==> flow/design.v <==
module alu (Output, CarryOut, zero, overflow, negative, BussA, BussB, ALUControl);
	input [31:0] BussA, BussB;
	input [1:0] ALUControl;
	output zero, overflow, negative, CarryOut;
	wire neg;
	output [31:0] Output;
	reg [31:0] Output;
	wire [31:0] CARRYOUT;
	wire[31:0] AddSubOut, XOROut;
	wire SLTOut;
	wire subtract;
	or (subtract, ALUControl[0], ALUControl[1]);
	assign CarryOut = CARRYOUT[31];
	wire muxOut;
	mux2to1 t1 (.in0(BussB[0]),.in1(~BussB[0]),.s(subtract),.out(muxOut));
	adder  f1 (.a(BussA[0]),.b(muxOut),.cin(subtract),.cout(CARRYOUT[0]),.s(AddSubOut[0]));
	genvar i;
	generate 
	for(i = 1; i < 32; i++) begin : eachAdder
			wire mOut;
			mux2to1 tm (.in0(BussB[i]),.in1(~BussB[i]),.s(subtract),.out(mOut));
			adder  fA (.a(BussA[i]),.b(mOut),.cin(CARRYOUT[i-1]),.cout(CARRYOUT[i]),.s(AddSubOut[i]));
		end
	endgenerate
	xor(overflow, CARRYOUT[31], CARRYOUT[30]);
	assign neg = AddSubOut[31];
	genvar j;
	generate
	for (j = 0; j < 32; j++) begin: eachXOR
			xor(XOROut[j], BussA[j], BussB[j]);
		end
	endgenerate
	xor (SLTOut, overflow, neg); 
	wire [3:0][31:0] outputArray;  
	assign outputArray[0] = AddSubOut;
	assign outputArray[1] = XOROut;
	assign outputArray[2] = AddSubOut;
	assign outputArray[3] = {{31{1'b0}}, SLTOut};
	mux32_4to32 m1(.in(outputArray),.s(ALUControl),.out(Output));
	assign negative = Output[31];
	genvar k;
   wire [30:0] rOut;
	or(rOut[0],Output[1],Output[0]);
	generate 
	for (k = 2; k < 32; k++) begin: eachor	
			or o1(rOut[k-1],rOut[k-2],Output[k]);
		end
	endgenerate
	not n1(zero,rOut[30]);
endmodule 
module adder(a,b,cin,cout,s);
	input a,b,cin;
	output cout,s;
	wire s1,c1,c2,c3;
	xor(s1,a,b);
	xor(s,cin,s1);
	and(c1,a,b);
	and(c2,b,cin);
	and(c3,a,cin);
	or(cout,c1,c2,c3);
endmodule 
module adder32 (Op1,Op2,Sum);
	input [29:0] Op1;
	input [29:0] Op2;
	output[29:0] Sum;	
	reg [29:0] CARRYOUT;
	adder  f1 (.a(Op1[0]),.b(Op2[0]),.cin(1'b0),.cout(CARRYOUT[0]),.s(Sum[0]));
	genvar i;
	generate 
	for(i = 1; i < 30; i++) begin : eachAdder
			wire mOut;
			adder  fA (.a(Op1[i]),.b(Op2[i]),.cin(CARRYOUT[i-1]),.cout(CARRYOUT[i]),.s(Sum[i]));
		end
	endgenerate
endmodule 
module mux2to1 (in0,in1, s,out);
	input  in0,in1;	
	input s;
	output out;
	wire [1:0] inOut;
	wire sNot;
	not (sNot, s);
	and a1 (inOut[0], in0, sNot);
	and a2 (inOut[1], in1, s);
	or o1 (out, inOut[0], inOut[1]);
endmodule
module f2oMux (in,s,out);
	input [3:0]in;
	input [1:0] s;    
	output out;
  wire aOut1, aOut2,aOut3,aOut4;
	and a1(aOut1,s[1],s[0],in[3]);
	and a2(aOut2,s[1],~s[0],in[2]);
	and a3(aOut3,~s[1],s[0],in[1]);
	and a4(aOut4,~s[1],~s[0],in[0]);
	or o1(out,aOut1,aOut2,aOut3,aOut4);
endmodule 
module s2oMux(in,s,out);
	input [15:0]in;
	input [3:0] s;
	reg [3:0] Output;	  
	output out;
	f2oMux m0 (in[3:0], s[1:0],Output[0]);
	f2oMux m1 (in[7:4], s[1:0],Output[1]);
	f2oMux m2 (in[11:8], s[1:0],Output[2]);
	f2oMux m3 (in[15:12], s[1:0],Output[3]);
	f2oMux m4 (Output, s[3:2],out);
endmodule 
module mux30_2to1(Input0, Input1, s,Out);
	input [29:0] Input0;
	input [29:0] Input1;
	input s;
	output [29:0] Out;
	genvar i;
	generate 
		for (i = 0; i<30; i++) begin: eachMux
			mux2to1 m2(.in0(Input0[i]),.in1(Input1[i]),.s(s),.out(Out[i]));
		end
	endgenerate 
endmodule
module mux32_2to1(Input0, Input1, s,Out);
	input [31:0] Input0;
	input [31:0] Input1;
	input s;
	output [31:0] Out;
	genvar i;
	generate 
		for (i = 0; i<32; i++) begin: eachMux
			mux2to1 m2(.in0(Input0[i]),.in1(Input1[i]),.s(s),.out(Out[i]));
		end
	endgenerate 
endmodule
module t2oMux (in,s,out);
	input [31:0] in;
	input [4:0] s;
	reg [1:0] Output;
	output out;
	s2oMux s0(in[15:0],s[3:0],Output[0]);
	s2oMux s1(in[31:16],s[3:0],Output[1]);
	reg aOut1,aOut2;
	and(aOut1,Output[1],s[4]);
	and(aOut2,Output[0],~s[4]);
	or o1(out,aOut1,aOut2);
endmodule 
module mux32_4to32(in,s,out);
	input reg[3:0][31:0]in;
	output [31:0]out;
	input [1:0] s;  
	wire  [31:0][3:0] tempArr;  
	genvar row, colm;
	generate
		for(row = 0; row < 4; row++) begin : eachR
			for(colm = 0; colm < 32; colm++) begin : eachS
				buf R(tempArr[colm][row], in[row][colm]);
			end
		end
	endgenerate
	genvar i;
	generate
		for(i = 0; i < 32; i++) begin : eachM
			f2oMux t0 (tempArr[i],s,out[i]);
		end
	endgenerate
endmodule 
module t2t2tot2Mux(arr,s,out);
	input reg[31:0][31:0]arr;
	output [31:0]out;
	input [4:0] s;  
	wire  [31:0][31:0] tempArr;  
	genvar row, colm;
	generate
		for(row = 0; row < 32; row++) begin : eachR
			for(colm = 0; colm < 32; colm++) begin : eachS
				buf R(tempArr[colm][row], arr[row][colm]);
			end
		end
	endgenerate
	genvar i;
	generate
		for(i = 0; i < 32; i++) begin : eachM
			t2oMux t0 (tempArr[i],s,out[i]);
		end
	endgenerate
endmodule 
module PipelineRegister (in, out, clk, reset);
	output reg [31:0] out;
	input [31:0] in;
	input reset, clk;
	always @(posedge clk)
	if (reset)
		out <= 32'b0;
	else
		out <= in;
endmodule
module PipelineImm (in, out, clk, reset);
	output reg [15:0] out;
	input [15:0] in;
	input reset, clk;
	always @(posedge clk)
	if (reset)
		out <= 16'b0;
	else
		out <= in;
endmodule
module PipelineExecute (in, out, clk, reset);
	output reg [9:0] out;
	input [9:0] in;
	input reset, clk;
	always @(posedge clk)
	if (reset)
		out <= 10'b0;
	else
		out <= in;
endmodule
module PipelineMemory (in, out, clk, reset);
	output reg [7:0] out;
	input [7:0] in;
	input reset, clk;
	always @(posedge clk)
	if (reset)
		out <= 8'b0;
	else
		out <= in;
endmodule
module PipelineWrite (in, out, clk, reset);
	output reg [5:0] out;
	input [5:0] in;
	input reset, clk;
	always @(posedge clk)
	if (reset)
		out <= 6'b0;
	else
		out <= in;
endmodule
module PipelineRegControls (in, out, clk, reset);
	output reg [19:0] out;
	input [19:0] in;
	input reset, clk;
	always @(posedge clk)
	if (reset)
		out <= 20'b0;
	else
		out <= in;
endmodule
module PipelineControls (in, out, clk, reset);
	output reg [10:0] out;
	input [10:0] in;
	input reset, clk;
	always @(posedge clk)
	if (reset)
		out <= 11'b0;
	else
		out <= in;
endmodule
module regfile (ReadData1, ReadData2, WriteData, ReadRegister1, ReadRegister2, WriteRegister, RegWrite, clk);
	input [4:0] ReadRegister1, ReadRegister2, WriteRegister;
	input RegWrite, clk;
	input [31:0] WriteData;
	output [31:0] ReadData1, ReadData2;	
	wire reset = 0;
	wire [31:0] SelectRegister;
	wire [31:0][31:0] routReg;
	wire [31:0] rawData1, rawData2;
	decoder5to32 d1(.in(WriteRegister), .out(SelectRegister), .enable(RegWrite));
	assign routReg[0] = 32'b0;
	genvar i;
	generate 
		for (i = 1;i <32;i++) begin: eachReg32
			reg32 register(.in(WriteData),.out(routReg[i]),.decoderOut(SelectRegister[i]),.reset(reset), .clk(clk));
		end
	endgenerate
   t2t2tot2Mux mux1(.arr(routReg),.s(ReadRegister1),.out(rawData1));
	t2t2tot2Mux mux2(.arr(routReg),.s(ReadRegister2),.out(rawData2));
	assign ReadData1 = (RegWrite && WriteRegister == ReadRegister1 && ReadRegister1 != 5'b00000) ? WriteData : rawData1;
	assign ReadData2 = (RegWrite && WriteRegister == ReadRegister2 && ReadRegister2 != 5'b00000) ? WriteData : rawData2;
endmodule
module reg32 (in, out, decoderOut,reset, clk);
	input reset,clk;
	input decoderOut;   
	input [31:0] in;  
	output reg [31:0] out;
	reg [31:0] d;
	genvar i;
	generate 
		for (i = 0;i <32;i++) begin: eachDff
			mux2to1 m1 (.in0(out[i]), .in1(in[i]),.s(decoderOut),.out(d[i]));
			D_FF dFF(.q(out[i]), .d(d[i]),.reset(reset), .clk(clk));
		end
	endgenerate
endmodule
 module D_FF (q, d, reset, clk);
	output reg q;
	input d, reset, clk;
	always @(posedge clk)
	if (reset)
		q <= 0;  
	else
		q <= d;  
endmodule
module decoder2to4 (in, out, enable);
	input [1:0] in;
	input enable;
	output [3:0]out;
	wire [1:0] notOut;
	not n1(notOut[1], in[1]);
	not n2(notOut[0], in[0]);
	and a0(out[0], enable, notOut[0], notOut[1]);
	and a1(out[1], enable, in[0], notOut[1]);
	and a2(out[2], enable, notOut[0], in[1]);
	and a3(out[3], enable, in[0], in[1]);
endmodule
module decoder3to8 (in,out,enable);
	input [2:0] in;
	input enable;
	output [7:0]out;
	wire [2:0] notOut;
	not n1(notOut[2], in[2]);
	not n2(notOut[1], in[1]);
	not n3(notOut[0], in[0]);
	and a0(out[0], enable, notOut[0], notOut[1], notOut[2]);
	and a1(out[1], enable, in[0], notOut[1],notOut[2]);
	and a2(out[2], enable, notOut[0], in[1],notOut[2]);
	and a3(out[3], enable, in[0], in[1], notOut[2]);
	and a4(out[4], enable, notOut[0],notOut[1],in[2]);
	and a5(out[5], enable, in[0],notOut[1],in[2]);
	and a6(out[6], enable, notOut[0], in[1], in[2]);
	and a7(out[7], enable, in[0], in[1], in[2]);
endmodule
module decoder5to32 (in, out, enable);
	input [4:0] in;
	input enable;
	output [31:0] out;
	wire [3:0] enableOut;
	decoder3to8 d1 (in[2:0], out[7:0], enableOut[0]);
	decoder3to8 d2 (in[2:0], out[15:8], enableOut[1]);
	decoder3to8 d3 (in[2:0], out[23:16], enableOut[2]);
	decoder3to8 d4 (in[2:0], out[31:24], enableOut[3]);
	decoder2to4 d5 (in[4:3], enableOut, enable);
endmodule
module Control (Instr, RegDst, WriteRegister, ALUSrc, MemToReg, RegWr, MemWr, Branch, 
						Jump, JR, ALUCntrl, ZeroExt, Rs, Rt, Rd, xRs, xRt, Imm16, TargetInstr);
	input [31:0] Instr;
	reg [5:0] Funct;
	reg [5:0] Opcode;
	output reg RegDst, ALUSrc, MemToReg, RegWr, MemWr, Branch, JR, ZeroExt, xRs, xRt;
	output reg Jump;
	output reg [1:0] ALUCntrl;
	output reg [4:0] Rs, Rt, Rd, WriteRegister;
	output reg [15:0] Imm16;
	output reg [25:0] TargetInstr;
	assign Rs = Instr[25:21];	
	assign Rt = Instr[20:16];
	assign Rd = Instr[15:11];
	assign Imm16 = Instr[15:0];
	assign TargetInstr = Instr[25:0];
	always @(*) begin
		Funct = Instr[5:0];
		Opcode = Instr[31:26];
		RegDst = 0;
		WriteRegister = 5'b00000;
		ALUSrc = 0;
		MemToReg = 0;
		RegWr = 0;
		MemWr = 0;
		Branch = 0;
		Jump = 0;
		ALUCntrl = 2'b00;
		JR = 0;
		ZeroExt = 0;
		xRs = 0;
		xRt = 0;
		if (Opcode == 6'b000000) begin
			case (Funct)
				6'b100000  : begin 
								 RegDst = 1;
								 WriteRegister = Rd; 
								 RegWr = 1; 
								 ALUCntrl = 2'b00;
							 end  
				6'b100010  : begin 
								 RegDst = 1; 
								 WriteRegister = Rd;
								 RegWr = 1;
								 ALUCntrl = 2'b10;
							 end  
				6'b001000  : begin
								 Jump = 1; 
								 JR = 1; 
								 xRt = 1; 
							 end  
				6'b101010  : begin 
								 RegDst = 1; 
								 WriteRegister = Rd;
								 RegWr = 1; 
								 ALUCntrl = 2'b11;
							 end  
				default;
			endcase
		end
		case (Opcode)
			6'b100011  : begin
							 WriteRegister = Rt;
							 ALUSrc = 1; 
							 MemToReg = 1; 
							 RegWr = 1; 
							 ALUCntrl = 2'b00;
							 xRt = 1; 
						 end  
			6'b101011  : begin 
							 ALUSrc = 1; 
							 MemWr = 1; 
							 ALUCntrl = 2'b00;
						 end  
			6'b000101  : begin 
							 Branch = 1; 
							 ALUCntrl = 2'b10;
						 end  
			6'b001110  : begin 
							 WriteRegister = Rt;
							 ALUSrc = 1; 
							 RegWr = 1; 
							 ALUCntrl = 2'b01;
							 ZeroExt = 1; 
							 xRt = 1;
						 end  
			6'b000010  : begin 
							 Jump = 1; 
							 JR = 0; 
							 xRs = 1;
							 xRt = 1; 
						 end  
			default;
		endcase
	end
endmodule
module Forward (Rs, Rt, xRs, xRt, PortA, PortB, DataA, DataB, ALUData, MemData, ForwardA, ForwardB);
	input xRs, xRt;
	input [4:0] Rs, Rt, PortA, PortB;
	input [31:0] DataA, DataB, ALUData, MemData;
	output reg [31:0] ForwardA, ForwardB;
	always @(*) begin
		if (Rs == 5'b00000)
			ForwardA = DataA;
		else if (Rs == PortA && !xRs)
			ForwardA = ALUData;
		else if (Rs == PortB && !xRs)
			ForwardA = MemData;
		else 
			ForwardA = DataA;
	end
	always @(*) begin
		if (Rt == 5'b00000)
			ForwardB = DataB;
		else if (Rt == PortA && !xRt)
			ForwardB = ALUData;
		else if (Rt == PortB && !xRt)
			ForwardB = MemData;
		else 
			ForwardB = DataB;
	end
endmodule
module AcceleratedBranch (DataA, DataB, Zero);
	input [31:0] DataA, DataB;
	output reg Zero;
	wire [31:0] Equivalency;
	wire [7:0] Equiv;
	wire [1:0] ZeroTest;
	assign Equivalency = DataA ^ DataB;
	always @(*) begin
		case(Equivalency)
			32'b0 : Zero = 1;
			default : Zero = 0;
		endcase
	end
endmodule
module CheckBranch (Opcode, AccBranch);
	input [5:0] Opcode;
	output AccBranch;
	wire [5:0] Branch;
	assign Branch = 6'b000101;
	wire [5:0] Cmp;
	genvar i;
	generate
		for (i = 0; i < 6; i++) begin : eachXor
			xor each_xor(Cmp[i], Opcode[i], Branch[i]);
		end
	endgenerate
	nor n(AccBranch, Cmp[0], Cmp[1], Cmp[2], Cmp[3], Cmp[4], Cmp[5]);
endmodule
module FetchUnit(Branch, Zero, Jump, JR, TargetInstr, Regrs, Imm16, Instr, Address, InstrIn, clk, reset);
	input Branch,Zero,JR, Jump, clk,reset;
	input [15:0] Imm16;
	input [25:0] TargetInstr;
	input [31:0] Regrs;
	output [31:0] Instr;	
	output [31:0] Address;
	input [31:0] InstrIn;
	wire [29:0] PC;
	wire [29:0] temp_PC;
	wire [29:0] Jumpaddress; 
	wire bez;
	and a1(bez, Branch, ~Zero);
	wire [29:0] immExtened; 
	wire [29:0] pcNew;
	assign Address[1:0] = 2'b0;
	mux30_2to1 mBez(.Input0({29'b0,1'b1}),.Input1({{14{Imm16[15]}},Imm16[15:0]}),
						 .s(bez),.Out(immExtened));
	adder32 ad1(.Op1(PC),.Op2(immExtened),.Sum(pcNew));
	mux30_2to1 mBJr(.Input0({PC[29:26], TargetInstr[25:0]}),
	                .Input1(Regrs[31:2]),.s(JR),.Out(Jumpaddress));
	mux30_2to1 mJump(.Input0(pcNew),.Input1(Jumpaddress),
						  .s(Jump),.Out(temp_PC));
   genvar i;
	generate
		for ( i = 0; i<30;i++) begin: eachDFF
			D_FF d(.q(PC[i]),.d(temp_PC[i]),.reset(reset),.clk(clk));
		end
	endgenerate
	assign Address [31:2] = PC[29:0]; 
	assign Instr = InstrIn;
endmodule 
module MIPS(clk, reset, imem_addr, imem_data, dmem_addr, dmem_wdata, dmem_we, dmem_rdata);
	input clk, reset;
	output [31:0] imem_addr;
	input [31:0] imem_data;
	output [31:0] dmem_addr, dmem_wdata;
	output dmem_we;
	input [31:0] dmem_rdata;
	wire [31:0] Instr;
	wire RegDst, ALUSrc, MemToReg, RegWr, MemWr, Branch, Jump, JR, ZeroExt, xRt, xRs, AccZero, AccBranch;
	wire [1:0] ALUCntrl;
	wire [4:0] Rs, Rt, Rd, WriteRegister;
	wire [31:0] WriteData;
	wire [31:0] ReadData1, ReadData2;
	wire [31:0] BussB;
	wire zero, overflow, CarryOut, negative;
	wire [15:0] Imm16;
	wire [31:0] Extended;
	wire [25:0] TargetInstr;
	wire [31:0] ForwardA, ForwardB;
	wire [31:0] p_Instr;
	wire [15:0] p_Imm16;
	wire p_AccBranch;
	wire ex_MemToReg, ex_RegWr, ex_MemWr;
	wire [1:0] ex_ALUCntrl;
	wire [4:0] ex_WriteRegister;
	wire [15:0] ex_Imm16;
	wire [31:0] ex_ReadData1, ex_ReadData2, ex_BussB;
	wire [31:0] ex_ALUOut;	
	wire mem_MemToReg, mem_RegWr, mem_MemWr;
	wire [4:0] mem_WriteRegister;
	wire [31:0] mem_ReadData2;
	wire [31:0] mem_ALUOut, mem_MemOut;
	wire wr_RegWr;
	wire [4:0] wr_WriteRegister;
	wire [31:0] wr_WriteData;
	FetchUnit Fetch1(.Branch(p_AccBranch), .Zero(AccZero), .Jump(Jump), .JR(JR), .TargetInstr(TargetInstr), 
						  .Regrs(ForwardA), .Imm16(p_Imm16), .Instr, .Address(imem_addr), .InstrIn(imem_data), .clk, .reset);
	CheckBranch CheckAccBranch(.Opcode(Instr[31:26]), .AccBranch);
   PipelineRegister InstrReg (.in(Instr), .out(p_Instr), .clk, .reset);
   PipelineImm Imm16Reg (.in(Instr[15:0]), .out(p_Imm16), .clk, .reset);
	D_FF BranchReg (.q(p_AccBranch), .d(AccBranch),.reset, .clk);
	regfile reg1(.ReadData1, .ReadData2, .WriteData(wr_WriteData), 
			  .ReadRegister1(Rs), .ReadRegister2(Rt), .WriteRegister(wr_WriteRegister),
			  .RegWrite(wr_RegWr), .clk(clk));
	Control cntrl (.Instr(p_Instr), .RegDst, .WriteRegister, .ALUSrc, .MemToReg, .RegWr, .MemWr, .Branch, 
						.Jump, .JR, .ALUCntrl, .ZeroExt, .Rs, .Rt, .Rd, .xRs, .xRt, .Imm16, .TargetInstr);
	Extend Ext1(.Imm16, .Extended, .Ext(ZeroExt));
	mux32_2to1 alusrc(.Input0(ForwardB),.Input1(Extended),.s(ALUSrc),.Out(BussB));
	Forward forCntrl (.Rs, .Rt, .xRs, .xRt, .PortA(ex_WriteRegister), .PortB(mem_WriteRegister), .DataA(ReadData1), 
							.DataB(ReadData2), .ALUData(ex_ALUOut), .MemData(WriteData), .ForwardA, .ForwardB);
	AcceleratedBranch BranchZero (.DataA(ForwardA), .DataB(ForwardB), .Zero(AccZero));
	PipelineRegister ReadReg1 (.in(ForwardA), .out(ex_ReadData1), .clk, .reset);
	PipelineRegister ReadReg2 (.in(ForwardB), .out(ex_ReadData2), .clk, .reset);
	PipelineRegister ALUBBussB (.in(BussB), .out(ex_BussB), .clk, .reset);
	PipelineExecute PipeExe (.in({MemToReg, RegWr, MemWr, ALUCntrl, WriteRegister}),
										 .out({ex_MemToReg, ex_RegWr, ex_MemWr, ex_ALUCntrl,
												ex_WriteRegister}), .clk, .reset);
	alu alu1(.Output(ex_ALUOut), .CarryOut, .zero, .overflow,
		 .negative, .BussA(ex_ReadData1), .BussB(ex_BussB), .ALUControl(ex_ALUCntrl));
	PipelineRegister ExeALUOut (.in(ex_ALUOut), .out(mem_ALUOut), .clk, .reset);
	PipelineRegister ExeDataB (.in(ex_ReadData2), .out(mem_ReadData2), .clk, .reset);
	PipelineMemory PipeMem (.in({ex_MemToReg, ex_RegWr, ex_MemWr, ex_WriteRegister}),
									.out({mem_MemToReg, mem_RegWr, mem_MemWr, mem_WriteRegister}), .clk, .reset);
   assign dmem_addr = mem_ALUOut;
   assign dmem_wdata = mem_ReadData2;
   assign dmem_we = mem_MemWr;
   assign mem_MemOut = dmem_rdata;
	mux32_2to1 mem2reg(.Input0(mem_ALUOut),.Input1(mem_MemOut), .s(mem_MemToReg),.Out(WriteData));
	PipelineRegister WriteReg (.in(WriteData), .out(wr_WriteData), .clk, .reset);
	PipelineWrite PipeWr (.in({mem_RegWr, mem_WriteRegister}), 
								 .out({wr_RegWr, wr_WriteRegister}), .clk, .reset);
endmodule
module Extend (Imm16, Extended, Ext);
	input [15:0] Imm16;
	input Ext;
	output reg [31:0] Extended;
	reg [31:0] SE, ZE;
	assign SE[31:0] = {{16{Imm16[15]}},Imm16[15:0]};
	assign ZE[31:0] = {16'b0,Imm16[15:0]};
	always @(*) begin
		case (Ext)
			0 : Extended = SE;
		   1 : Extended = ZE;
			default;
		endcase
	end
endmodule
==> flow/run.sh <==
#!/bin/bash
# the make line also repeats each setting of config.mk as NAME=value (left out here)
make -C /OpenROAD-flow-scripts/flow DESIGN_CONFIG=/design/flow/config.mk WORK_HOME=/design/flow/orfs CLKGATE_MAP_FILE= finish
==> flow/config.mk <==
export PLATFORM = sky130hd
export DESIGN_NAME = MIPS
export DESIGN_NICKNAME = MIPS
export VERILOG_FILES = /design/flow/design.v
export SDC_FILE = /design/flow/constraint.sdc
export NUM_CORES = 4
export LEC_CHECK = 0
export CAP_MARGIN = 20
export CORE_MARGIN = 2
export CORE_UTILIZATION = 66
export CTS_CLUSTER_SIZE = 40
export SLEW_MARGIN = 20
==> flow/constraint.sdc <==
create_clock -name core_clock -period 18.6 [get_ports {clk}]
set_input_delay 3.7200 -clock core_clock [delete_from_list [all_inputs] [get_ports {clk}]]
set_output_delay 3.7200 -clock core_clock [all_outputs]
set_load 0.01 [all_outputs]
==> impl_metrics.tcl, run 1 <==
# place-and-route summary
set metrics [dict create \
    post-place-ws_ns -5.85 \
    rows 110 \
    p_sw_share_pct 26.7 \
    clk_latency_ns 0.79 \
    criticalPathCategory "reg -> reg" \
    r2r_cells 79 \
    worst-r2r-setup-slack_ns -4.36 \
    power_leader "sequential cells" \
    slew_viol_final 0 \
    port_buffers 160 \
    edf_count 992 \
    worst_slew_pin_slew_ns 1.29 \
    grt_pass1_wl_um 310000 \
    cts_tree "done" \
    grt-ovfl-total 0 \
    path_depth 79 \
    synthAoiAreaFrac_pct 7.36 \
    yosys-stat-cells 4013 \
    syn_inst 4013 \
    pwr-share-seq_pct 46.9 \
    initCoreUtil_pct 66.6 \
    finalClockPeriodUsage_pct 123 \
    p_clk_mw 2.70 \
    ys_seq_elements 1271 \
    p_sw_mw 1.87 \
    nFillCells 5205 \
    cp.required_ns 19.24 \
    final_antenna_net_count 0 \
    skew_ns 0.0396 \
    cts_root_buffer "clkbuf_16" \
    grt_pass1_vias 42544 \
    syn_avg_cell_area_um2 15.0 \
    grt_usage_pct 47.7 \
    hold_start "ReadReg2.out[26]" \
    setup_violations 12 \
    viasPerCell 7.78 \
    crit_slowest_cell "fa_2" \
    logic_family "multiplexers" \
    final_net_count 4360 \
    dr.pass1.iters 6 \
    async_reset_ff_share_pct 0 \
    fin_crit_ns 22.96 \
    hpwl_um 137000 \
    slew_headroom_pct 14.0 \
    rsz0062_at_grt "yes" \
    hold_end "ExeDataB.out[26]" \
    outcome "complete, but fails checks" \
    cpLargestDelayFamily "adder cells" \
    p_int_mw 5.13 \
    dpl-instance-area_mm2 0.0639 \
    top_layer "met5" \
    postLayoutSetupSlackWorst_ns -4.36 \
    crit_top_cell "fa_2" \
    yosys.area.top_type "edfxtp_1" \
    dr_wl_met2_um 94300 \
    p_per_area_mw_per_mm2 102 \
    htree_levels 4 \
    finalInstanceArea_mm2 0.0685 \
    max_stage_delay_ns 0.43 \
    wire_per_inst_um 40.1 \
    yosysSeqAreaShare_pct 58.9 \
    drtIter0Drc 8324 \
    ys.flop_type "edfxtp_1" \
    drc 0 \
    common_cells "edfxtp_1 (992), mux4_2 (371), nor2_1 (307)" \
    cts_buffers 132 \
    die_area_mm2 0.0934 \
    adder_share_pct 1.98 \
    tns_ns -29.03 \
    seq_power_mw 3.28 \
    grt_max_degree 130 \
    cts_sinks 1271 \
    ys_area_mm2 0.0601 \
    min_path_type "reg -> reg" \
    num_vias 42984 \
    wl_met1_um 68600 \
    clkTransAtPathRegs_ns 0.06 \
    dr_wl_met3_um 37200 \
    gp_congestion 1.03 \
    cp-end-kind "flip-flop" \
    coreArea_mm2 0.0901 \
    yosys_warnings 17 \
    syn_to_final_growth_pct 14.0 \
    min_path_cells 1 \
    irDropWorstVdd_uv 99.1 \
    xor_share_pct 1.79 \
    hold_viol_final 0 \
    synth_cell_types 89 \
    die_w_um 306 \
    fmax_ghz 0.0436 \
    cp_data_arrival_time_ns 23.60 \
    simple_gate_share_pct 6.72 \
    cap_violations 0 \
    clockBufferDepth 3 \
    clockPowerShare_pct 38.6 \
    whs_ns 0.436 \
    synth.area.mux_share_pct 19.7 \
    synth_area_mm2 0.0601 \
    total_power_mw 6.99 \
    die_h_um 306 \
    top_cell "edfxtp_1" \
    pin_count 163 \
    rr_startpoint "PipeExe.out[6]" \
    pg_comb_mw 1.01 \
    synthTopCellsByArea "edfxtp_1 (50%), mux4_2 (14%), dfxtp_1 (9.3%)" \
    cp_max_fo 3 \
    critPathLaunchType "flip-flop" \
    wirelength_um 222000 \
    cp-startpoint "PipeExe.out[6]" \
    warning_count 40 \
    p_comb_share_pct 14.5 \
    synth_top_area_share_pct 49.6 \
    critPathBufInv 6 \
    antenna_found_initial 15 \
    leakage_nw 23.0 \
    violations "negative setup slack" \
]
[repair_timing]
| action | in CTS | in global routing |
|---|---|---|
| hold buffers | 0 | 0 |
| pin swaps | 19 | 13 |
| setup endpoints to repair | 14 | 14 |
| resized | 26 | 18 |
| setup buffers | 4 | 4 |
[per-stage QoR]
stage / utilization (%) / cells
final: 76.0 / 5522
after global routing: 75.9 / 5515
after CTS: 75.8 / 5511
after detailed placement: 70.8 / 5269
after global placement: 70.8 / 5269
after floorplan: - / 4014
[area by class of cell]
class | instances | area [um^2] | area share (%)
Clock buffer | 166 | 3620 | 5.29
Antenna cell | 7 | 17.5 | 0.0256
Sequential cell | 1271 | 35400 | 51.7
Clock inverter | 73 | 732 | 1.07
Timing Repair Buffer | 442 | 3870 | 5.66
Tap cell | 1176 | 1470 | 2.15
Multi-Input combinational cell | 2357 | 23200 | 33.9
Inverter | 30 | 114 | 0.166
[per-layer routing]
metal  up-vias  GRT usage [%]
li1      16244              -
met1     20908           58.6
met2      4587           67.5
met3      1231           19.8
met4        14           36.6
met5         -              0
==> inputs of run 2 (changes only) <==
Settings changed: CORE_UTILIZATION 66 to 59, CTS_CLUSTER_SIZE 40 to not set, SETUP_SLACK_MARGIN set to 2.76.
Clock period 18.6 ns to 15.9 ns, I/O delays scaled along.
==> run 2 against run 1 <==
  * Still fails the layout checks on negative setup slack
  * Highest routed layer unchanged
  * Clock-buffer cell count increased by 4
  * Largest power group unchanged
  * Worst hold slack got worse by 0.0027 ns
  * Combinational power increased by 38%
  * Via count increased by 0.93%
  * Flip-flop count unchanged
==> impl_metrics.tcl, run 2 <==
# place-and-route summary
set metrics [dict create \
    ys_area_mm2 0.0601 \
    post-place-ws_ns -8.65 \
    die_w_um 323 \
    final_antenna_net_count 0 \
    antenna_found_initial 15 \
    grt_pass1_vias 42862 \
    criticalPathCategory "reg -> reg" \
    async_reset_ff_share_pct 0 \
    initCoreUtil_pct 59.3 \
    irDropWorstVdd_uv 103 \
    worst_slew_pin_slew_ns 1.20 \
    cts_tree "done" \
    logic_family "multiplexers" \
    p_int_mw 6.11 \
    gp_congestion 1.05 \
    xor_share_pct 1.79 \
    synthAoiAreaFrac_pct 7.36 \
    common_cells "edfxtp_1 (992), mux4_2 (371), nor2_1 (307)" \
    die_area_mm2 0.104 \
    yosysSeqAreaShare_pct 58.9 \
    syn_to_final_growth_pct 18.7 \
    p_comb_share_pct 16.7 \
    viasPerCell 7.23 \
    p_sw_mw 2.20 \
    hold_viol_final 0 \
    syn_avg_cell_area_um2 15.0 \
    warning_count 33 \
    drtIter0Drc 7477 \
    rr_startpoint "PipeExe.out[6]" \
    setup_violations 22 \
    dr.pass1.iters 9 \
    stdcell_count 6000 \
    finalClockPeriodUsage_pct 145 \
    max_stage_delay_ns 0.42 \
    dpl-instance-area_mm2 0.0667 \
    path_depth 78 \
    pin_count 163 \
    total_power_mw 8.31 \
    grt-ovfl-total 0 \
    cp_data_arrival_time_ns 23.65 \
    grt_pass1_wl_um 316000 \
    rows 117 \
    clockPowerShare_pct 37.8 \
    final_net_count 4650 \
    p_per_area_mw_per_mm2 117 \
    yosys.area.top_type "edfxtp_1" \
    rsz0062_at_grt "yes" \
    pg_comb_mw 1.39 \
    placed_cells 5742 \
    synth.area.mux_share_pct 19.7 \
    slew_headroom_pct 19.5 \
    edf_count 992 \
    synth_area_mm2 0.0601 \
    r2r_cells 78 \
    clockBufferDepth 3 \
    p_sw_share_pct 26.5 \
    cp_max_fo 4 \
    ys_seq_elements 1271 \
    seq_power_mw 3.79 \
    min_path_type "reg -> reg" \
    wirelength_um 227000 \
    hold_start "ReadReg2.out[6]" \
    yosys-stat-cells 4013 \
    cts_sinks 1271 \
    grt_usage_pct 43.7 \
    p_clk_mw 3.14 \
    outcome "complete, but fails checks" \
    cts_hold_buf 0 \
    fmax_ghz 0.0434 \
    postLayoutSetupSlackWorst_ns -7.12 \
    nFillCells 6843 \
    synthTopCellsByArea "edfxtp_1 (50%), mux4_2 (14%), dfxtp_1 (9.3%)" \
    num_vias 43383 \
    leakage_nw 24.5 \
    ys.flop_type "edfxtp_1" \
    cp.required_ns 16.54 \
    clk_latency_ns 0.76 \
    cts_buffers 135 \
    crit_top_cell "fa_2" \
    cp-startpoint "PipeExe.out[6]" \
    critPathLaunchType "flip-flop" \
    synth_top_area_share_pct 49.6 \
    drc 0 \
    top_cell "edfxtp_1" \
    hold_end "ExeDataB.out[6]" \
    coreArea_mm2 0.101 \
    wire_per_inst_um 37.9 \
    yosys_warnings 17 \
    critPathBufInv 6 \
    port_buffers 160 \
    worst-r2r-setup-slack_ns -7.12 \
    slew_viol_final 0 \
    crit_slowest_cell "fa_2" \
    grt_max_degree 98 \
    adder_share_pct 1.98 \
    finalInstanceArea_mm2 0.0713 \
    clkTransAtPathRegs_ns 0.06 \
    hpwl_um 149000 \
    cp-end-kind "flip-flop" \
    pwr-share-seq_pct 45.6 \
    violations "negative setup slack" \
    cap_violations 0 \
    syn_inst 4013 \
    skew_ns 0.0317 \
    htree_levels 4 \
    fin_crit_ns 23.02 \
    min_path_cells 1 \
    die_h_um 323 \
    synth_cell_types 89 \
    cpLargestDelayFamily "adder cells" \
    simple_gate_share_pct 6.72 \
    cts_root_buffer "clkbuf_16" \
    power_leader "sequential cells" \
]
-- run 2: area by class of cell --
type | instances | area (um^2) | area share [%]
well taps | 1368 | 1710 | 2.40
inverters | 30 | 114 | 0.160
clock inverters | 69 | 616 | 0.863
diodes | 6 | 15.0 | 0.0211
multi-input cells | 2357 | 23200 | 32.6
repair buffers | 729 | 6460 | 9.07
clock buffers | 170 | 3740 | 5.25
flip-flops and latches | 1271 | 35400 | 49.7
-- run 2: through the flow --
| step | hold slack (ns) | setup TNS [ns] | util, % |
|---|---|---|---|
| 4_1_cts | 0.437 | -77.90 | 70.2 |
| 6_report | 0.434 | -76.98 | 70.4 |
| 3_5_place_dp | 0.423 | -91.78 | 65.8 |
| 5_1_grt | 0.455 | -88.54 | 70.4 |
| 3_3_place_gp | 0.421 | -84.54 | 65.8 |
| 2_1_floorplan | 0.414 | -72.19 | - |
-- run 2: metal layers --
| metal | up-vias | part of all wire, % | global-route usage (%) |
|---|---|---|---|
| met5 | - | 0.055 | 0 |
| li1 | 16816 | - | - |
| met3 | 957 | 14 | 12.6 |
| met1 | 21823 | 34 | 57.0 |
| met2 | 3767 | 44 | 64.8 |
| met4 | 20 | 7.6 | 28.4 |
-- run 2: repair_timing --
item | in CTS | in global routing
setup endpoints to repair | 30 | 30
gates resized | 22 | 20
pin swaps | 9 | 35
buffers inserted | 5 | 8
==> inputs of run 3 (changes only) <==
Settings changed: ABC_AREA set to 0, CAP_MARGIN 20 to 25, CELL_PAD_IN_SITES_DETAIL_PLACEMENT set to 2, CELL_PAD_IN_SITES_GLOBAL_PLACEMENT set to 1, CORE_MARGIN 2 to 10, CORE_UTILIZATION 59 to 42, CTS_CLUSTER_DIAMETER set to 119, GPL_ROUTABILITY_DRIVEN set to 1, GPL_TIMING_DRIVEN set to 1, HOLD_SLACK_MARGIN set to 0.06, MAX_ROUTING_LAYER set to met4, MIN_ROUTING_LAYER set to met1, PLACE_DENSITY_LB_ADDON set to 0.25, SETUP_SLACK_MARGIN 2.76 to 1.17, SLEW_MARGIN 20 to 40, TNS_END_PERCENT set to 15.
Clock period 15.9 ns to 23.6 ns, I/O delays scaled along.
==> run 3 against run 2 <==
  * Still fails the layout checks on negative setup slack
  * Worst setup slack better by 7.0 ns
  * Final cell count up 3.0%
  * Power down 32%
  * Flip-flop count unchanged
  * Combinational power down 43%
  * Clock-buffer cell count up 1
  * Register-to-register slack better by 7.0 ns
  * Clock skew down 0.0020 ns
==> impl_metrics.tcl, run 3 <==
# place-and-route summary
set metrics [dict create \
    synth_top_area_share_pct 49.6 \
    worst_slew_pin_slew_ns 0.999 \
    fmax_ghz 0.0422 \
    critPathLaunchType "flip-flop" \
    final_net_count 4296 \
    syn_inst 4013 \
    power_leader "sequential cells" \
    adder_share_pct 1.98 \
    p_sw_mw 1.56 \
    irDropWorstVdd_uv 61.9 \
    outcome "complete, but fails checks" \
    yosysSeqAreaShare_pct 58.9 \
    die_area_mm2 0.159 \
    hpwl_um 168000 \
    gp_congestion 0.994 \
    setup_violations 1 \
    cp.required_ns 24.27 \
    synthTopCellsByArea "edfxtp_1 (50%), mux4_2 (14%), dfxtp_1 (9.3%)" \
    grt_usage_pct 33.6 \
    initCoreUtil_pct 42.4 \
    clockPowerShare_pct 40.0 \
    criticalPathCategory "reg -> reg" \
    stdcell_count 6181 \
    synth_area_mm2 0.0601 \
    whs_ns 0.437 \
    die_w_um 398 \
    async_reset_ff_share_pct 0 \
    yosys_warnings 17 \
    skew_ns 0.0298 \
    slew_viol_final 0 \
    p_sw_share_pct 27.8 \
    yosys-stat-cells 4013 \
    violations "negative setup slack" \
    rsz0062_at_grt "yes" \
    cp_data_arrival_time_ns 24.37 \
    p_comb_share_pct 14.2 \
    nFillCells 13012 \
    port_buffers 160 \
    rr_startpoint "ALUBBussB.out[0]" \
    seq_power_mw 2.58 \
    crit_slowest_cell "fa_2" \
    synth_cell_types 89 \
    p_clk_mw 2.24 \
    coreArea_mm2 0.142 \
    worst-r2r-setup-slack_ns -0.11 \
    dr.pass1.iters 7 \
    clockBufferDepth 3 \
    wire_per_inst_um 42.7 \
    common_cells "edfxtp_1 (992), mux4_2 (371), nor2_1 (307)" \
    clk_latency_ns 0.81 \
    wirelength_um 264000 \
    postLayoutSetupSlackWorst_ns -0.107 \
    cp-end-kind "flip-flop" \
    cts_sinks 1271 \
    syn_avg_cell_area_um2 15.0 \
    max_stage_delay_ns 0.44 \
    hold_start "ReadReg2.out[28]" \
    cpLargestDelayFamily "adder cells" \
    p_int_mw 4.06 \
    hold_end "ExeDataB.out[28]" \
    cap_violations 0 \
    xor_share_pct 1.79 \
    placed_cells 5910 \
    cp-startpoint "ALUBBussB.out[0]" \
    p_per_area_mw_per_mm2 81.1 \
    syn_to_final_growth_pct 15.2 \
    grt_pass1_vias 45239 \
    htree_levels 4 \
    logic_family "multiplexers" \
    yosys.area.top_type "edfxtp_1" \
    synth.area.mux_share_pct 19.7 \
    r2r_cells 81 \
    cts_tree "done" \
    antenna_found_initial 13 \
    fin_crit_ns 23.71 \
    total_power_mw 5.62 \
    drc 0 \
    hold_viol_final 0 \
    finalClockPeriodUsage_pct 100 \
    grt_max_degree 105 \
    leakage_nw 22.8 \
    clkTransAtPathRegs_ns 0.06 \
    top_cell "edfxtp_1" \
    slew_headroom_pct 32.8 \
    ys_seq_elements 1271 \
    crit_top_cell "fa_2" \
    pin_count 163 \
    grt-ovfl-total 0 \
    pwr-share-seq_pct 45.9 \
    num_vias 42785 \
    cts_root_buffer "clkbuf_16" \
    final_antenna_net_count 0 \
    simple_gate_share_pct 6.72 \
    min_path_type "reg -> reg" \
    critPathBufInv 6 \
    die_h_um 398 \
    edf_count 992 \
    min_path_cells 1 \
    ys_area_mm2 0.0601 \
    ys.flop_type "edfxtp_1" \
    rows 138 \
    warning_count 34 \
    drtIter0Drc 6172 \
    cp_max_fo 3 \
    viasPerCell 6.92 \
    grt_pass1_wl_um 368000 \
    pg_comb_uw 797 \
    path_depth 81 \
    synthAoiAreaFrac_pct 7.36 \
    cts_buffers 139 \
]
[run 3: per-stage QoR]
step | setup TNS (ns) | utilization (%) | instance area [um^2] | setup WS, ns
2_1_floorplan | 0 | - | 60200 | 0.0308
3_3_place_gp | -1.17 | 45.2 | 64000 | -0.768
3_5_place_dp | -2.23 | 45.4 | 64300 | -1.18
4_1_cts | -0.0432 | 48.7 | 69000 | -0.0432
5_1_grt | -0.901 | 48.8 | 69200 | -0.603
6_report | -0.107 | 48.8 | 69200 | -0.107
[run 3: layout make-up]
class	instances	area [um^2]	share of cell area, %
Antenna cell	11	27.5	0.0398
Clock buffer	171	3760	5.43
Clock inverter	80	787	1.14
Inverter	30	116	0.168
Multi-Input combinational cell	2357	23300	33.6
Sequential cell	1271	35400	51.2
Tap cell	1890	2360	3.42
Timing Repair Buffer	371	3440	4.98
[run 3: routing by layer]
metal,up-vias,track usage (%),wire length (um)
met5,-,-,0
met4,0,22.3,20900
met3,993,8.12,28200
met2,3242,51.5,123000
met1,22448,39.3,92400
li1,16102,-,-
[run 3: what timing repair did]
| item | in CTS | in global routing |
|---|---|---|
| hold buffers | 0 | 0 |
| pin swaps | 15 | 15 |
| setup buffers | 2 | 2 |
| setup endpoints to repair | 6 | 6 |
| resized | 31 | 4 |
==> inputs of run 4 (changes only) <==
Settings changed: ABC_AREA 0 to not set, CAP_MARGIN 25 to 20, CELL_PAD_IN_SITES_DETAIL_PLACEMENT 2 to not set, CELL_PAD_IN_SITES_GLOBAL_PLACEMENT 1 to not set, CORE_MARGIN 10 to 2, CORE_UTILIZATION 42 to 57, CTS_CLUSTER_DIAMETER 119 to not set, GPL_ROUTABILITY_DRIVEN 1 to not set, GPL_TIMING_DRIVEN 1 to not set, HOLD_SLACK_MARGIN 0.06 to not set, MAX_ROUTING_LAYER met4 to not set, MIN_ROUTING_LAYER met1 to not set, PLACE_DENSITY_LB_ADDON 0.25 to not set, SETUP_SLACK_MARGIN 1.17 to not set, SLEW_MARGIN 40 to 20, TNS_END_PERCENT 15 to not set.
Clock period 23.6 ns to 12.3 ns, I/O delays scaled along.
==> run 4 against run 3 <==
  * The layout still fails its checks (negative setup slack)
  * Worst setup slack got worse by 11 ns
  * Fmax up 2.9%
  * Final cell count up 5.6%
  * Flip-flop count unchanged
  * Largest power group unchanged
  * Sequential share of layout area shrank 4.5 points
  * Critical path type unchanged
  * Worst hold slack lost 0.014 ns
  * Largest cell class unchanged
  * Die size down 32%
==> impl_metrics.tcl, run 4 <==
# place-and-route summary
set metrics [dict create \
    simple_gate_share_pct 6.72 \
    crit_top_cell "fa_2" \
    rr_startpoint "PipeExe.out[5]" \
    cts_root_buffer "clkbuf_16" \
    cp_data_arrival_time_ns 23.68 \
    path_depth 82 \
    port_buffers 160 \
    clockPowerShare_pct 37.2 \
    yosys-stat-cells 4013 \
    finalClockPeriodUsage_pct 187 \
    synth_area_mm2 0.0601 \
    p_clk_mw 4.05 \
    whs_ns 0.423 \
    final_net_count 5158 \
    warning_count 32 \
    critPathLaunchType "flip-flop" \
    r2r_cells 82 \
    leakage_nw 27.2 \
    outcome "complete, but fails checks" \
    fmax_ghz 0.0434 \
    synth_top_area_share_pct 49.6 \
    cts_buffers 134 \
    initCoreUtil_pct 57.3 \
    p_sw_share_pct 26.5 \
    synthTopCellsByArea "edfxtp_1 (50%), mux4_2 (14%), dfxtp_1 (9.3%)" \
    async_reset_ff_share_pct 0 \
    edf_count 992 \
    grt_max_degree 87 \
    viasPerCell 6.99 \
    slew_viol_final 0 \
    p_sw_mw 2.89 \
    num_vias 45647 \
    coreArea_mm2 0.105 \
    rsz0062_at_grt "yes" \
    skew_ns 0.0350 \
    yosys_warnings 17 \
    syn_avg_cell_area_um2 15.0 \
    dr.pass1.iters 8 \
    final_antenna_net_count 0 \
    wirelength_um 237000 \
    rows 119 \
    hpwl_um 163000 \
    stdcell_count 6529 \
    die_h_um 329 \
    logic_family "multiplexers" \
    pg_comb_mw 1.99 \
    cts_sinks 1271 \
    cp.required_ns 12.95 \
    worst_slew_pin_slew_ns 1.21 \
    pwr-share-seq_pct 44.6 \
    placed_cells 6284 \
    grt_pass1_vias 45234 \
    drc 0 \
    finalInstanceArea_mm2 0.0758 \
    clockBufferDepth 3 \
    fin_crit_ns 23.03 \
    post-place-ws_ns -12.14 \
    common_cells "edfxtp_1 (992), mux4_2 (371), nor2_1 (307)" \
    die_area_mm2 0.108 \
    crit_slowest_cell "fa_2" \
    syn_to_final_growth_pct 26.2 \
    hold_start "ReadReg2.out[8]" \
    irDropWorstVdd_uv 214 \
    synthAoiAreaFrac_pct 7.36 \
    yosysSeqAreaShare_pct 58.9 \
    clk_latency_ns 0.77 \
    p_comb_share_pct 18.2 \
    dpl-instance-area_mm2 0.0711 \
    nFillCells 6799 \
    cp-startpoint "PipeExe.out[5]" \
    ys_area_mm2 0.0601 \
    syn_inst 4013 \
    setup_violations 30 \
    p_int_mw 8.01 \
    die_w_um 329 \
    cts_tree "done" \
    critPathBufInv 7 \
    power_leader "sequential cells" \
    synth_cell_types 89 \
    cpLargestDelayFamily "adder cells" \
    xor_share_pct 1.79 \
    criticalPathCategory "reg -> reg" \
    cp_max_fo 4 \
    grt_usage_pct 43.9 \
    cap_violations 0 \
    seq_power_mw 4.86 \
    min_path_cells 1 \
    grt_pass1_wl_um 330000 \
    drtIter0Drc 7529 \
    total_power_mw 10.9 \
    p_per_area_mw_per_mm2 144 \
    synth.area.mux_share_pct 19.7 \
    yosys.area.top_type "edfxtp_1" \
    max_stage_delay_ns 0.43 \
    hold_viol_final 0 \
    top_cell "edfxtp_1" \
    cp-end-kind "flip-flop" \
    wire_per_inst_um 36.3 \
    htree_levels 4 \
    adder_share_pct 1.98 \
    worst-r2r-setup-slack_ns -10.73 \
    ys.flop_type "edfxtp_1" \
    antenna_found_initial 9 \
    hold_end "ExeDataB.out[8]" \
    gp_congestion 1.00 \
    grt-ovfl-total 0 \
    postLayoutSetupSlackWorst_ns -10.73 \
    clkTransAtPathRegs_ns 0.06 \
    ys_seq_elements 1271 \
    min_path_type "reg -> reg" \
    slew_headroom_pct 18.9 \
    pin_count 163 \
    violations "negative setup slack" \
]
[run 4: repair_timing]
item,in CTS,in global routing
hold buffers,0,0
setup endpoints to repair,30,37
gates resized,25,51
pin swaps,16,34
hold endpoints to repair,0,0
gates cloned,0,0
setup buffers,2,4
[run 4: through the flow]
step	TNS [ns]	util [%]
floorplan	-165.06	-
global placement	-182.05	67.8
detailed placement	-185.93	67.9
CTS	-171.76	72.1
global route	-187.49	72.3
finish	-174.73	72.3
[run 4: final cells by class]
type	count	area, um^2	area share (%)
timing repair buffer	1238	10800	14.3
tap	1391	1740	2.30
inverter	30	114	0.150
antenna	6	15.0	0.0198
clock inverter	56	611	0.806
sequential	1271	35400	46.7
clock buffer	180	3710	4.90
multi-input combinational	2357	23300	30.8
[run 4: routing by layer]
metal / part of all wire (%) / global-route usage, % / wire, um / vias to the layer above
met1: 34 / 55.7 / 79900 / 22830
met2: 45 / 66.7 / 107000 / 4031
met4: 7.2 / 26.4 / 17100 / 6
met5: 0.019 / 0 / 46 / -
met3: 14 / 13.5 / 33200 / 940
li1: - / - / - / 17840
==> inputs of run 5 (changes only) <==
Settings changed: CAP_MARGIN 20 to 35, CELL_PAD_IN_SITES_GLOBAL_PLACEMENT set to 2, CORE_UTILIZATION 57 to 40, CTS_CLUSTER_SIZE set to 86, GPL_ROUTABILITY_DRIVEN set to 1, MAX_ROUTING_LAYER set to met4, PLACE_DENSITY set to 0.37, SLEW_MARGIN 20 to 15.
Clock period 12.3 ns to 24.0 ns, I/O delays scaled along.
==> run 5 against run 4 <==
  * Clock power shrank 45%
  * Clock-buffer cell count grew 10
  * Flip-flop count is the same
  * Combinational power decreased by 59%
  * Global-route usage shrank 10 points
  * Now clean on timing, DRC and antenna
  * Register-to-register slack better by 11 ns
  * Non-clock buffer count down 818
==> impl_metrics.tcl, run 5 <==
# place-and-route summary
set metrics [dict create \
    drc 0 \
    nFillCells 13017 \
    p_sw_share_pct 27.4 \
    synthAoiAreaFrac_pct 7.36 \
    max_stage_delay_ns 0.44 \
    slew_headroom_pct 28.4 \
    power_leader "sequential cells" \
    yosys_warnings 17 \
    cts_sinks 1271 \
    min_path_cells 1 \
    cp-end-kind "flip-flop" \
    xor_share_pct 1.79 \
    whs_ns 0.436 \
    path_depth 81 \
    wirelength_um 252000 \
    die_w_um 391 \
    crit_slowest_cell "fa_2" \
    p_comb_share_pct 14.7 \
    hold_end "ExeDataB.out[23]" \
    hpwl_um 163000 \
    cp-startpoint "PipeExe.out[5]" \
    cap_violations 0 \
    clk_latency_ns 0.81 \
    rr_startpoint "PipeExe.out[5]" \
    pin_count 163 \
    crit_top_cell "fa_2" \
    setup_violations 0 \
    outcome "finished clean" \
    port_buffers 160 \
    cp.required_ns 24.67 \
    syn_to_final_growth_pct 16.5 \
    edf_count 992 \
    adder_share_pct 1.98 \
    die_area_mm2 0.153 \
    cpLargestDelayFamily "adder cells" \
    grt-ovfl-total 0 \
    fmax_ghz 0.0429 \
    cts_buffers 148 \
    stdcell_count 6374 \
    synthTopCellsByArea "edfxtp_1 (50%), mux4_2 (14%), dfxtp_1 (9.3%)" \
    r2r_cells 81 \
    postLayoutSetupSlackWorst_ns 0.675 \
    irDropWorstVdd_uv 53.1 \
    top_cell "edfxtp_1" \
    grt_pass1_vias 40620 \
    criticalPathCategory "reg -> reg" \
    num_vias 40384 \
    pwr-share-seq_pct 45.0 \
    dr.pass1.iters 7 \
    cts_root_buffer "clkbuf_16" \
    skew_ns 0.0300 \
    clockBufferDepth 3 \
    hold_start "ReadReg2.out[23]" \
    fin_crit_ns 23.32 \
    ys_seq_elements 1271 \
    rsz0062_at_grt "no" \
    antenna_found_initial 22 \
    initCoreUtil_pct 40.2 \
    cp_max_fo 4 \
    async_reset_ff_share_pct 0 \
    viasPerCell 6.34 \
    tns_ns 0 \
    critPathLaunchType "flip-flop" \
    syn_avg_cell_area_um2 15.0 \
    yosys.area.top_type "edfxtp_1" \
    pg_comb_uw 817 \
    warning_count 35 \
    synth.area.mux_share_pct 19.7 \
    post-place-ws_ns -1.16 \
    hold_viol_final 0 \
    worst-r2r-setup-slack_ns 0.68 \
    htree_levels 4 \
    seq_power_mw 2.50 \
    logic_family "multiplexers" \
    coreArea_mm2 0.149 \
    syn_inst 4013 \
    placed_cells 6083 \
    p_int_mw 4.03 \
    grt_usage_pct 33.8 \
    ys_area_mm2 0.0601 \
    final_antenna_net_count 0 \
    yosys-stat-cells 4013 \
    wire_per_inst_um 39.5 \
    p_per_area_mw_per_mm2 79.3 \
    cts_tree "done" \
    p_sw_mw 1.52 \
    clockPowerShare_pct 40.3 \
    leakage_nw 23.1 \
    synth_top_area_share_pct 49.6 \
    die_h_um 391 \
    clkTransAtPathRegs_ns 0.06 \
    simple_gate_share_pct 6.72 \
    ys.flop_type "edfxtp_1" \
    synth_cell_types 89 \
    synth_area_mm2 0.0601 \
    common_cells "edfxtp_1 (992), mux4_2 (371), nor2_1 (307)" \
    yosysSeqAreaShare_pct 58.9 \
    grt_max_degree 157 \
    p_clk_mw 2.24 \
    drtIter0Drc 4818 \
    worst_slew_pin_slew_ns 1.07 \
    grt_pass1_wl_um 342000 \
    cp_data_arrival_time_ns 24.00 \
    finalClockPeriodUsage_pct 97.2 \
    cts_hold_buf 0 \
    rows 142 \
    final_util_pct 46.8 \
    final_net_count 4354 \
    critPathBufInv 7 \
    slew_viol_final 0 \
    min_path_type "reg -> reg" \
    gp_congestion 0.976 \
]
run 5: timing repair:
action                                  in CTS  in global routing
endpoints found under the setup margin       3                  2
pin swaps                                    5                 41
gates resized                               22                 12
buffers inserted                             3                  3
run 5: per-stage QoR:
| step | power [mW] | instance area (um^2) |
|---|---|---|
| after CTS | 5.57 | 69800 |
| after global placement | 3.33 | 64400 |
| after detailed placement | 3.34 | 65000 |
| after global routing | 5.71 | 70000 |
| after floorplan | 2.96 | 60200 |
| final | 5.55 | 70000 |
run 5: cell type report:
| cell class | count | area (um^2) | area share [%] |
|---|---|---|---|
| Sequential cell | 1271 | 35400 | 50.6 |
| Multi-Input combinational cell | 2357 | 23100 | 33.1 |
| Timing Repair Buffer | 420 | 4020 | 5.74 |
| Clock buffer | 190 | 3980 | 5.68 |
| Tap cell | 2016 | 2520 | 3.61 |
| Clock inverter | 78 | 771 | 1.10 |
| Inverter | 30 | 114 | 0.163 |
| Antenna cell | 12 | 30.0 | 0.0429 |
run 5: layer usage:
layer / share of wire [%] / routed length (um) / track usage, % / vias to the layer above
met1: 40 / 99700 / 43.2 / 21381
li1: - / - / - / 16231
met3: 8.3 / 20900 / 6.16 / 487
met2: 47 / 118000 / 52.3 / 2285
met4: 5.3 / 13300 / 15.7 / 0
met5: 0 / 0 / - / -
==> inputs of run 6 (changes only) <==
Settings changed: ABC_AREA set to 1, CAP_MARGIN 35 to 25, CELL_PAD_IN_SITES_GLOBAL_PLACEMENT 2 to 0, CORE_UTILIZATION 40 to 45, CTS_CLUSTER_SIZE 86 to 35, GPL_ROUTABILITY_DRIVEN 1 to not set, GPL_TIMING_DRIVEN set to 1, MAX_ROUTING_LAYER met4 to not set, PLACE_DENSITY 0.37 to not set, PLACE_DENSITY_LB_ADDON set to 0.05, SETUP_SLACK_MARGIN set to -0.48, SLEW_MARGIN 15 to 35.
Clock period 24.0 ns to 34.2 ns, I/O delays scaled along.
==> run 6 against run 5 <==
  * Clock power shrank about 30%
  * Worst setup slack gained 6.6 ns
  * Area after synthesis grew 6.6%
  * Worst hold slack lost 0.041 ns
  * Via count grew 41%
  * First-iteration DRC count grew 67%
  * Sequential share of layout area shrank 1.5 points
  * Non-clock buffer count shrank 88
  * Core utilization grew 4.2 points
  * Critical path type unchanged
==> impl_metrics.tcl, run 6 <==
# place-and-route summary
set metrics [dict create \
    p_per_area_mw_per_mm2 54.1 \
    syn_avg_cell_area_um2 8.22 \
    fin_crit_ns 26.95 \
    wl_met1_um 112000 \
    p_sw_mw 1.14 \
    top_cell "nand2_1" \
    postLayoutSetupSlackWorst_ns 7.25 \
    dr.pass1.iters 8 \
    ys_area_mm2 0.0640 \
    hold_start "PipeExe.out[9]" \
    antenna_found_initial 18 \
    viasPerCell 5.84 \
    leakage_nw 30.7 \
    rsz0062_at_grt "no" \
    adder_share_pct 1.85 \
    warning_count 33 \
    simple_gate_share_pct 29.0 \
    synth.area.mux_share_pct 0.0625 \
    p_sw_share_pct 29.2 \
    initCoreUtil_pct 45.3 \
    synth_top_area_share_pct 46.5 \
    top_layer "met5" \
    syn_inst 7786 \
    slew_headroom_pct 33.0 \
    die_w_um 381 \
    hpwl_um 163000 \
    path_depth 86 \
    ys.flop_type "edfxtp_1" \
    clkTransAtPathRegs_ns 0.06 \
    slew_viol_final 0 \
    hold_viol_final 0 \
    cts_hold_buf 0 \
    syn_to_final_growth_pct 12.7 \
    pg_comb_uw 585 \
    port_buffers 160 \
    dr_wl_met3_um 31600 \
    critPathBufInv 7 \
    die_area_mm2 0.145 \
    grt_max_degree 152 \
    hold_end "PipeMem.out[7]" \
    synth_area_mm2 0.0640 \
    edf_count 992 \
    max_stage_delay_ns 0.53 \
    crit_slowest_cell "buf_4" \
    coreArea_mm2 0.141 \
    yosys.area.top_type "edfxtp_1" \
    final_util_pct 51.0 \
    clockBufferDepth 3 \
    power_leader "sequential cells" \
    yosys-stat-cells 7786 \
    post-place-ws_ns 7.33 \
    cp.required_ns 34.84 \
    cp-end-kind "flip-flop" \
    stdcell_count 9774 \
    cts_buffers 146 \
    dpl-instance-area_mm2 0.0675 \
    synthAoiAreaFrac_pct 5.94 \
    outcome "finished clean" \
    p_int_mw 2.76 \
    pin_count 163 \
    xor_share_pct 0.602 \
    synth_cell_types 51 \
    gp_congestion 0.980 \
    num_vias 57032 \
    async_reset_ff_share_pct 0 \
    crit_top_cell "fa_1" \
    dr_wl_met2_um 118000 \
    cts_resized 0 \
    drtIter0Drc 8029 \
    cts_root_buffer "clkbuf_16" \
    rr_startpoint "PipeExe.out[5]" \
    drc 0 \
    r2r_cells 86 \
    grt_pass1_wl_um 387000 \
    finalClockPeriodUsage_pct 78.8 \
    clk_latency_ns 0.80 \
    placed_cells 9508 \
    cts_tree "done" \
    common_cells "nand2_1 (2366), nor2_1 (1256), edfxtp_1 (992)" \
    min_path_type "reg -> reg" \
    synthTopCellsByArea "edfxtp_1 (47%), nand2_1 (14%), dfxtp_1 (8.7%)" \
    die_h_um 381 \
    setup_violations 0 \
    seq_power_mw 1.75 \
    wirelength_um 277000 \
    p_clk_mw 1.56 \
    cpLargestDelayFamily "adder cells" \
    cp-startpoint "PipeExe.out[5]" \
    critPathLaunchType "flip-flop" \
    grt-ovfl-total 0 \
    grt_usage_pct 37.3 \
    skew_ns 0.0290 \
    min_path_cells 2 \
    htree_levels 4 \
    worst_slew_pin_slew_ns 1.00 \
    logic_family "simple AND/OR/NAND/NOR gates" \
    irDropWorstVdd_uv 54.8 \
    clockPowerShare_pct 40.0 \
    ys_seq_elements 1271 \
    p_comb_share_pct 15.0 \
    rows 138 \
    pwr-share-seq_pct 45.0 \
    final_antenna_net_count 0 \
    yosysSeqAreaShare_pct 55.3 \
    criticalPathCategory "reg -> reg" \
    fmax_ghz 0.0371 \
    cp_max_fo 35 \
    final_net_count 7892 \
    cts_sinks 1271 \
    post_cts.repair.setup_buffers 0 \
    grt_pass1_vias 52659 \
    tns_ns 0 \
    cp_data_arrival_time_ns 27.59 \
    finalInstanceArea_mm2 0.0721 \
    yosys_warnings 17 \
    cap_violations 0 \
    worst-r2r-setup-slack_ns 7.25 \
    wire_per_inst_um 28.3 \
]
run 6: layout make-up:
cell class,count,area (um^2)
Clock inverter,75,679
Clock buffer,187,3970
Timing Repair Buffer,332,3040
Fill cell,13299,69300
Antenna cell,4,10.0
Inverter,616,2330
Tap cell,1890,2360
Sequential cell,1271,35400
Multi-Input combinational cell,5399,24300
run 6: per-stage QoR:
| step | hold WS [ns] | power [mW] |
|---|---|---|
| final | 0.395 | 3.90 |
| after detailed placement | 0.387 | 2.35 |
| after global routing | 0.416 | 4.00 |
| after global placement | 0.384 | 2.35 |
| after floorplan | 0.388 | 2.09 |
| after CTS | 0.395 | 3.89 |
run 6: routing by layer:
| layer | vias up | GRT usage, % |
|---|---|---|
| met1 | 27413 | 51.7 |
| met3 | 708 | 7.77 |
| li1 | 25226 | - |
| met5 | - | 0 |
| met4 | 4 | 18.7 |
| met2 | 3681 | 55.4 |
==> inputs of run 7 (changes only) <==
Settings changed: ABC_AREA 1 to not set, CAP_MARGIN 25 to 35, CELL_PAD_IN_SITES_GLOBAL_PLACEMENT 0 to not set, CORE_UTILIZATION 45 to 40, CTS_CLUSTER_SIZE 35 to 86, GPL_ROUTABILITY_DRIVEN set to 1, GPL_TIMING_DRIVEN 1 to not set, PLACE_DENSITY_LB_ADDON 0.05 to 0.03, SETUP_SLACK_MARGIN -0.48 to not set, SLEW_MARGIN 35 to 15.
Clock period 34.2 ns to 24.0 ns, I/O delays scaled along.
==> run 7 against run 6 <==
  * Still clean
  * Fmax grew 16%
  * Die size grew 5.5%
  * Critical path depth shrank 8
  * Largest cell class unchanged
  * Largest power group unchanged
==> impl_metrics.tcl, run 7 <==
# place-and-route summary
set metrics [dict create \
    stdcell_count 6354 \
    post-place-ws_ns -0.641 \
    drtIter0Drc 4789 \
    cts_hold_buf 0 \
    synth_cell_types 89 \
    slew_headroom_pct 18.4 \
    wire_per_inst_um 38.2 \
    cts_buffers 149 \
    syn_avg_cell_area_um2 15.0 \
    ys.flop_type "edfxtp_1" \
    grt_usage_pct 31.5 \
    cp-end-kind "flip-flop" \
    synthTopCellsByArea "edfxtp_1 (50%), mux4_2 (14%), dfxtp_1 (9.3%)" \
    yosysSeqAreaShare_pct 58.9 \
    yosys_warnings 17 \
    worst_slew_pin_slew_ns 1.22 \
    clockPowerShare_pct 40.3 \
    cp_data_arrival_time_ns 24.00 \
    p_sw_mw 1.49 \
    fmax_ghz 0.0429 \
    ys_seq_elements 1271 \
    yosys-stat-cells 4013 \
    warning_count 30 \
    synth_area_mm2 0.0601 \
    critPathBufInv 6 \
    initCoreUtil_pct 40.2 \
    path_depth 78 \
    grt-ovfl-total 0 \
    xor_share_pct 1.79 \
    wirelength_um 243000 \
    simple_gate_share_pct 6.72 \
    crit_top_cell "fa_2" \
    skew_ns 0.0191 \
    cp-startpoint "PipeExe.out[6]" \
    dr.pass1.iters 8 \
    leakage_nw 23.0 \
    cts_tree "done" \
    die_w_um 391 \
    cts_root_buffer "clkbuf_16" \
    yosys.area.top_type "edfxtp_1" \
    die_area_mm2 0.153 \
    postLayoutSetupSlackWorst_ns 0.700 \
    num_vias 40127 \
    synth_top_area_share_pct 49.6 \
    edf_count 992 \
    die_h_um 391 \
    p_sw_share_pct 27.0 \
    top_cell "edfxtp_1" \
    final_net_count 4347 \
    cts_sinks 1271 \
    syn_inst 4013 \
    power_leader "sequential cells" \
    crit_slowest_cell "fa_2" \
    logic_family "multiplexers" \
    rows 142 \
    ys_area_mm2 0.0601 \
    cap_violations 0 \
    clkTransAtPathRegs_ns 0.06 \
    viasPerCell 6.32 \
    final_antenna_net_count 0 \
    antenna_found_initial 12 \
    htree_levels 4 \
    p_comb_share_pct 14.1 \
    adder_share_pct 1.98 \
    dpl-instance-area_mm2 0.0649 \
    max_stage_delay_ns 0.42 \
    p_per_area_mw_per_mm2 79.0 \
    worst-r2r-setup-slack_ns 0.70 \
    final_util_pct 46.7 \
    p_int_mw 4.02 \
    grt_pass1_vias 39796 \
    pg_comb_uw 778 \
    cpLargestDelayFamily "adder cells" \
    clk_latency_ns 0.80 \
    drc 0 \
    coreArea_mm2 0.149 \
    cp.required_ns 24.70 \
    rr_startpoint "PipeExe.out[6]" \
    syn_to_final_growth_pct 16.1 \
    cp_max_fo 3 \
    finalInstanceArea_mm2 0.0697 \
    irDropWorstVdd_uv 72.6 \
    whs_ns 0.432 \
    hpwl_um 158000 \
    seq_power_mw 2.51 \
    synth.area.mux_share_pct 19.7 \
    setup_violations 0 \
    outcome "finished clean" \
    gp_congestion 0.961 \
    p_clk_mw 2.22 \
    common_cells "edfxtp_1 (992), mux4_2 (371), nor2_1 (307)" \
    pin_count 163 \
    slew_viol_final 0 \
    min_path_type "reg -> reg" \
    hold_viol_final 0 \
    criticalPathCategory "reg -> reg" \
    fin_crit_ns 23.30 \
    hold_end "ExeDataB.out[9]" \
    placed_cells 6080 \
    port_buffers 160 \
    synthAoiAreaFrac_pct 7.36 \
    clockBufferDepth 3 \
    finalClockPeriodUsage_pct 97.1 \
    critPathLaunchType "flip-flop" \
    pwr-share-seq_pct 45.5 \
    r2r_cells 78 \
    min_path_cells 1 \
    grt_pass1_wl_um 331000 \
    hold_start "ReadReg2.out[9]" \
    grt_max_degree 111 \
    async_reset_ff_share_pct 0 \
]
-- run 7: layout make-up --
| cell class | count | area, um^2 |
|---|---|---|
| fill | 13065 | 79700 |
| sequential | 1271 | 35400 |
| multi-input combinational | 2357 | 23100 |
| clock buffer | 202 | 4110 |
| timing repair buffer | 412 | 3920 |
| tap | 2016 | 2520 |
| clock inverter | 65 | 579 |
| inverter | 30 | 115 |
| antenna | 1 | 2.50 |
-- run 7: stage by stage --
stage | total power, mW | setup TNS (ns)
2_1_floorplan | 2.96 | 0
3_3_place_gp | 3.30 | -0.593
3_5_place_dp | 3.31 | -0.915
4_1_cts | 5.53 | 0
5_1_grt | 5.66 | -0.0459
6_report | 5.51 | 0
-- run 7: repair_timing --
action                                  CTS  global route
pin swaps                                 2            24
buffers inserted                          1             0
gates resized                            12            10
endpoints found under the setup margin    2             3
-- run 7: per-layer routing --
metal | track usage, % | up-vias | part of all wire [%]
met1 | 42.7 | 21236 | 41
li1 | - | 16211 | -
met4 | 13.6 | 4 | 4.8
met2 | 49.5 | 2218 | 46
met5 | 0 | - | 0.0095
met3 | 6.13 | 458 | 8.6
No activity file was given, so power comes from the tool's default toggle rates.
